==> inputs of amber <==
==> flow/design.v (excerpt) <==
module ARM (
  input         clk,
  input         rst,
  output [31:0] IMEM_ADDR,
  input  [31:0] IMEM_DATA,
  output        SRAM_WE_N,
  output [16:0] SRAM_ADDR,
  output [31:0] SRAM_DQ_OUT,
  input  [31:0] SRAM_DQ_IN
);
  wire [3:0] SW = 4'b1000;
  wire branch_taken, s, WB_en, hazard, SRAM_freeze;
  wire [1:0] sel_src_1, sel_src_2;
  wire [3:0] status_bits, WB_dest, src_1, src_2, forwarding_src_1, forwarding_src_2;
  wire [31:0] branch_address, WB_value, MEM_alu_res_in;
  wire [31:0] IF_pc_out, IF_instruction_out;
  IF_Stage if_stage (
    .clk(clk),
    .rst(rst),
    .freeze(hazard | ~SRAM_freeze),
    .branch_taken(branch_taken),
    .branch_addr(branch_address),
    .instruction_in(IMEM_DATA),
    .pc(IF_pc_out),
    .instruction_address(IMEM_ADDR),
    .instruction(IF_instruction_out)
  );
  wire [31:0] ID_pc_in, ID_instruction_in;
  IF_Stage_Reg if_stage_reg (
    .clk(clk),
    .rst(rst),
    .freeze(hazard | ~SRAM_freeze),
    .flush(branch_taken),
    .pc_in(IF_pc_out),
  ...
Settings: LEC_CHECK=0, CAP_MARGIN=40, CELL_PAD_IN_SITES_DETAIL_PLACEMENT=1, CORE_ASPECT_RATIO=1.72, CORE_MARGIN=2, CORE_UTILIZATION=21, CTS_CLUSTER_SIZE=40, SETUP_SLACK_MARGIN=1.0, SLEW_MARGIN=30; clock period 20.0 ns.
run.sh (not shown) runs the stock make flow with config.mk's settings and CLKGATE_MAP_FILE=.
==> inputs of violet, as changes to amber <==
- ABC_AREA: default -> 1
- CAP_MARGIN: 40 -> 5
- CORE_ASPECT_RATIO: 1.72 -> default
- CORE_UTILIZATION: 21 -> 15
- CTS_CLUSTER_DIAMETER: default -> 23
- CTS_CLUSTER_SIZE: 40 -> default
- GPL_ROUTABILITY_DRIVEN: default -> 1
- GPL_TIMING_DRIVEN: default -> 1
- HOLD_SLACK_MARGIN: default -> -0.03
- MIN_ROUTING_LAYER: default -> met2
- PLACE_DENSITY_LB_ADDON: default -> 0.1
- SETUP_SLACK_MARGIN: 1.0 -> 5.0
- SLEW_MARGIN: 30 -> 10
- TNS_END_PERCENT: default -> 75
==> flow/constraint.sdc (replaced) <==
create_clock -name core_clock -period 30.4 [get_ports {clk}]
set_input_delay 6.0800 -clock core_clock [delete_from_list [all_inputs] [get_ports {clk}]]
set_output_delay 6.0800 -clock core_clock [all_outputs]
set_load 0.01 [all_outputs]
==> inputs of fjord, as changes to amber <==
- CAP_MARGIN: 40 -> 5
- CORE_ASPECT_RATIO: 1.72 -> default
- CORE_UTILIZATION: 21 -> 15
- CTS_CLUSTER_DIAMETER: default -> 263
- CTS_CLUSTER_SIZE: 40 -> default
- GPL_ROUTABILITY_DRIVEN: default -> 1
- GPL_TIMING_DRIVEN: default -> 1
- HOLD_SLACK_MARGIN: default -> -0.03
- MIN_ROUTING_LAYER: default -> met2
- PLACE_DENSITY_LB_ADDON: default -> 0.1
- SETUP_SLACK_MARGIN: 1.0 -> 5.0
- SLEW_MARGIN: 30 -> 25
- TNS_END_PERCENT: default -> 75
==> flow/constraint.sdc (replaced) <==
create_clock -name core_clock -period 30.4 [get_ports {clk}]
set_input_delay 6.0800 -clock core_clock [delete_from_list [all_inputs] [get_ports {clk}]]
set_output_delay 6.0800 -clock core_clock [all_outputs]
set_load 0.01 [all_outputs]
==> qor summary <==
Outcome: violet complete, no violations; amber complete, no violations; fjord complete, no violations
Total met2 wirelength after detailed routing: violet 190300 um; amber 162000 um; fjord 179400 um
Fraction of area in multi-input gates: violet 38.16%; amber 47.47%; fjord 47.14%
Number of antenna violations at the first check in global routing: violet 0; amber 33; fjord 4
Cell area after layout: violet 0.07818 mm^2; amber 0.06721 mm^2; fjord 0.06804 mm^2
Critical Path Start: violet id_stage_reg.src_2_out[1]; amber id_stage_reg.src_2_out[1]; fjord mem_stage_reg.dest_out[1]
Worst hold slack: violet 0.4325 ns; amber 0.4573 ns; fjord 0.4527 ns
Overall chip area: violet 0.3849 mm^2; amber 0.2684 mm^2; fjord 0.3747 mm^2
Simple-gate portion of the synthesized area: violet 27.08%; amber 18.92%; fjord 18.92%
Yosys chip area: violet 0.05699 mm^2; amber 0.05547 mm^2; fjord 0.05547 mm^2
WHS Endpoint: violet id_stage.register_file.registers[4][27]; amber id_stage.register_file.registers[0][4]; fjord id_stage.register_file.registers[0][26]
Final #Nets: violet 8721; amber 7159; fjord 6913
Cell with the largest stage delay on the worst path: violet sky130_fd_sc_hd__nor2_2; amber sky130_fd_sc_hd__or4b_4; fjord sky130_fd_sc_hd__mux4_2
Deepest level of the CTS H-tree: violet 5; amber 3; fjord 3
Area of the mapped netlist: violet 0.05699 mm^2; amber 0.05547 mm^2; fjord 0.05547 mm^2
Tally of non-filler cells in the final layout: violet 13940; amber 10510; fjord 11800
Clock network area share: violet 16.85%; amber 4.168%; fjord 6.055%
Number of placed instances, taps included: violet 13090; amber 10280; fjord 11500
Cell count in the Yosys report: violet 8188; amber 6734; fjord 6734
Met3 wire length: violet 193100 um; amber 26090 um; fjord 155600 um
Tap cells: violet 5016; amber 3486; fjord 4950
Reg2reg path depth: violet 30; amber 32; fjord 29
Arrival time at the worst endpoint: violet 11.02 ns; amber 9.48 ns; fjord 10.66 ns

---

==> inputs of job 8619 <==
Starting RTL as in the previous note.
## ARM
module ARM (
  input         clk,
  input         rst,
  output [31:0] IMEM_ADDR,
  input  [31:0] IMEM_DATA,
  output        SRAM_WE_N,
  output [16:0] SRAM_ADDR,
  output [31:0] SRAM_DQ_OUT,
  input  [31:0] SRAM_DQ_IN
);
  wire [3:0] SW = 4'b1000;
  wire branch_taken, s, WB_en, hazard, SRAM_freeze;
  wire [1:0] sel_src_1, sel_src_2;
  wire [3:0] status_bits, WB_dest, src_1, src_2, forwarding_src_1, forwarding_src_2;
  wire [31:0] branch_address, WB_value, MEM_alu_res_in;
  wire [31:0] IF_pc_out, IF_instruction_out;
  IF_Stage if_stage (
    .clk(clk),
    .rst(rst),
    .freeze(hazard | ~SRAM_freeze),
    .branch_taken(branch_taken),
    .branch_addr(branch_address),
    .instruction_in(IMEM_DATA),
    .pc(IF_pc_out),
    .instruction_address(IMEM_ADDR),
    .instruction(IF_instruction_out)
  );
  wire [31:0] ID_pc_in, ID_instruction_in;
  IF_Stage_Reg if_stage_reg (
    .clk(clk),
    .rst(rst),
    .freeze(hazard | ~SRAM_freeze),
    .flush(branch_taken),
    .pc_in(IF_pc_out),
    .instruction_in(IF_instruction_out),
    .pc_out(ID_pc_in),
    .instruction_out(ID_instruction_in)
  );
  wire ID_two_src, ID_imm, ID_MEM_r_en, ID_MEM_w_en, ID_WB_enable, ID_s, ID_b;
  wire [3:0] ID_dest, ID_exec_cmd;
  wire [11:0] ID_shift_operand;
  wire [23:0] ID_signed_immed_24;
  wire [31:0] ID_pc_out, ID_val_rm, ID_val_rn;
  ID_Stage id_stage (
    .clk(clk),
    .rst(rst),
    .hazard(hazard),
    .WB_value(WB_value),
  ...
==> flow/config.mk <==
export PLATFORM = sky130hd
export DESIGN_NAME = ARM
export DESIGN_NICKNAME = ARM
export VERILOG_FILES = /design/flow/design.v
export SDC_FILE = /design/flow/constraint.sdc
export NUM_CORES = 4
export LEC_CHECK = 0
export ABC_AREA = 1
export CAP_MARGIN = 15
export CORE_MARGIN = 2
export CORE_UTILIZATION = 71
export CTS_CLUSTER_DIAMETER = 376
export CTS_CLUSTER_SIZE = 49
export SETUP_SLACK_MARGIN = 2.81
export SLEW_MARGIN = 30
export TNS_END_PERCENT = 5
==> flow/constraint.sdc <==
create_clock -name core_clock -period 10.9 [get_ports {clk}]
set_input_delay 2.1800 -clock core_clock [delete_from_list [all_inputs] [get_ports {clk}]]
set_output_delay 2.1800 -clock core_clock [all_outputs]
set_load 0.01 [all_outputs]
==> job 2910 (differences from job 8619) <==
==> flow/config.mk (replaced) <==
export PLATFORM = sky130hd
export DESIGN_NAME = ARM
export DESIGN_NICKNAME = ARM
export VERILOG_FILES = /design/flow/design.v
export SDC_FILE = /design/flow/constraint.sdc
export NUM_CORES = 4
export LEC_CHECK = 0
export CAP_MARGIN = 40
export CORE_MARGIN = 2
export CORE_UTILIZATION = 45
export SETUP_SLACK_MARGIN = 1.0
export SLEW_MARGIN = 30
==> flow/constraint.sdc (replaced) <==
create_clock -name core_clock -period 11.8 [get_ports {clk}]
set_input_delay 2.3600 -clock core_clock [delete_from_list [all_inputs] [get_ports {clk}]]
set_output_delay 2.3600 -clock core_clock [all_outputs]
set_load 0.01 [all_outputs]
==> job 4125 (differences from job 8619) <==
==> flow/config.mk (replaced) <==
export PLATFORM = sky130hd
export DESIGN_NAME = ARM
export DESIGN_NICKNAME = ARM
export VERILOG_FILES = /design/flow/design.v
export SDC_FILE = /design/flow/constraint.sdc
export NUM_CORES = 4
export LEC_CHECK = 0
export ABC_AREA = 0
export CAP_MARGIN = 40
export CELL_PAD_IN_SITES_DETAIL_PLACEMENT = 1
export CELL_PAD_IN_SITES_GLOBAL_PLACEMENT = 2
export CORE_ASPECT_RATIO = 1.72
export CORE_MARGIN = 2
export CORE_UTILIZATION = 71
export CTS_CLUSTER_SIZE = 40
export GPL_TIMING_DRIVEN = 0
export HOLD_SLACK_MARGIN = 0.15
export PLACE_DENSITY_LB_ADDON = 0.23
export SETUP_SLACK_MARGIN = 1.0
export SLEW_MARGIN = 30
export TNS_END_PERCENT = 80
==> flow/constraint.sdc (replaced) <==
create_clock -name core_clock -period 20.0 [get_ports {clk}]
set_input_delay 4.0000 -clock core_clock [delete_from_list [all_inputs] [get_ports {clk}]]
set_output_delay 4.0000 -clock core_clock [all_outputs]
set_load 0.01 [all_outputs]
==> commit_impl_results.txt <==
Record implementation results from latest flow run

- Outcome: failed layout checks
* Checks that blocked a clean result: setup timing
- Number of port buffers: between 100 and 150
* Worst setup margin: -1.79 ns
- The commonest cells after synthesis are sky130_fd_sc_hd__nand2_1, sky130_fd_sc_hd__nor2_1, sky130_fd_sc_hd__a21oi_1.
* Floorplan utilization: 45.5%
* Total setup violations reported at the end of the flow: 4
- Postcts setup bufs: 26
-- figures above: job 2910

==> commit_impl_results.txt <==
Log flow metrics for this revision

* Outcome: aborted with a tool error
- According to the logs, the last stage reached was 5_1_grt.
- In this run the clock root is driven by a sky130_fd_sc_hd__clkbuf_16.
- The number of nets handed over by synthesis was 8396.
- The floorplan has between 100 and 150 rows.
* Synth Cell Area: around 57000 um2
* Postcts setup bufs: between 50 and 60
- In this run the horizontal extent of the chip is between 200 and 300 um.
* Fraction of post-synthesis cell area in the top cell type by area: ~20%
- Input and output buffers added on the ports amount to between 100 and 150.
- The floorplan step records an initial core utilization of 71.9%.
-- figures above: job 8619

==> commit_impl_results.txt <==
Log flow metrics for this revision

- Outcome: aborted with a tool error
* Terminating stage of the flow: 3_1_place_gp_skip_io
- Run Error: [ERROR FLW-0024] Place density exceeds 1.0 (current PLACE_DENSITY_LB_ADDON =  0.23). Please check if the value of  PLACE_DENSITY_LB_ADDON is between 0 and 0.99.
- The die is 217 um wide.
- Top cells by count: sky130_fd_sc_hd__nand2_1, sky130_fd_sc_hd__nor2_1, sky130_fd_sc_hd__a21oi_1
- Floorplan utilization: a little under three quarters
- Multiplexer fraction of the synthesized cell area: roughly 4.5%
-- figures above: job 4125

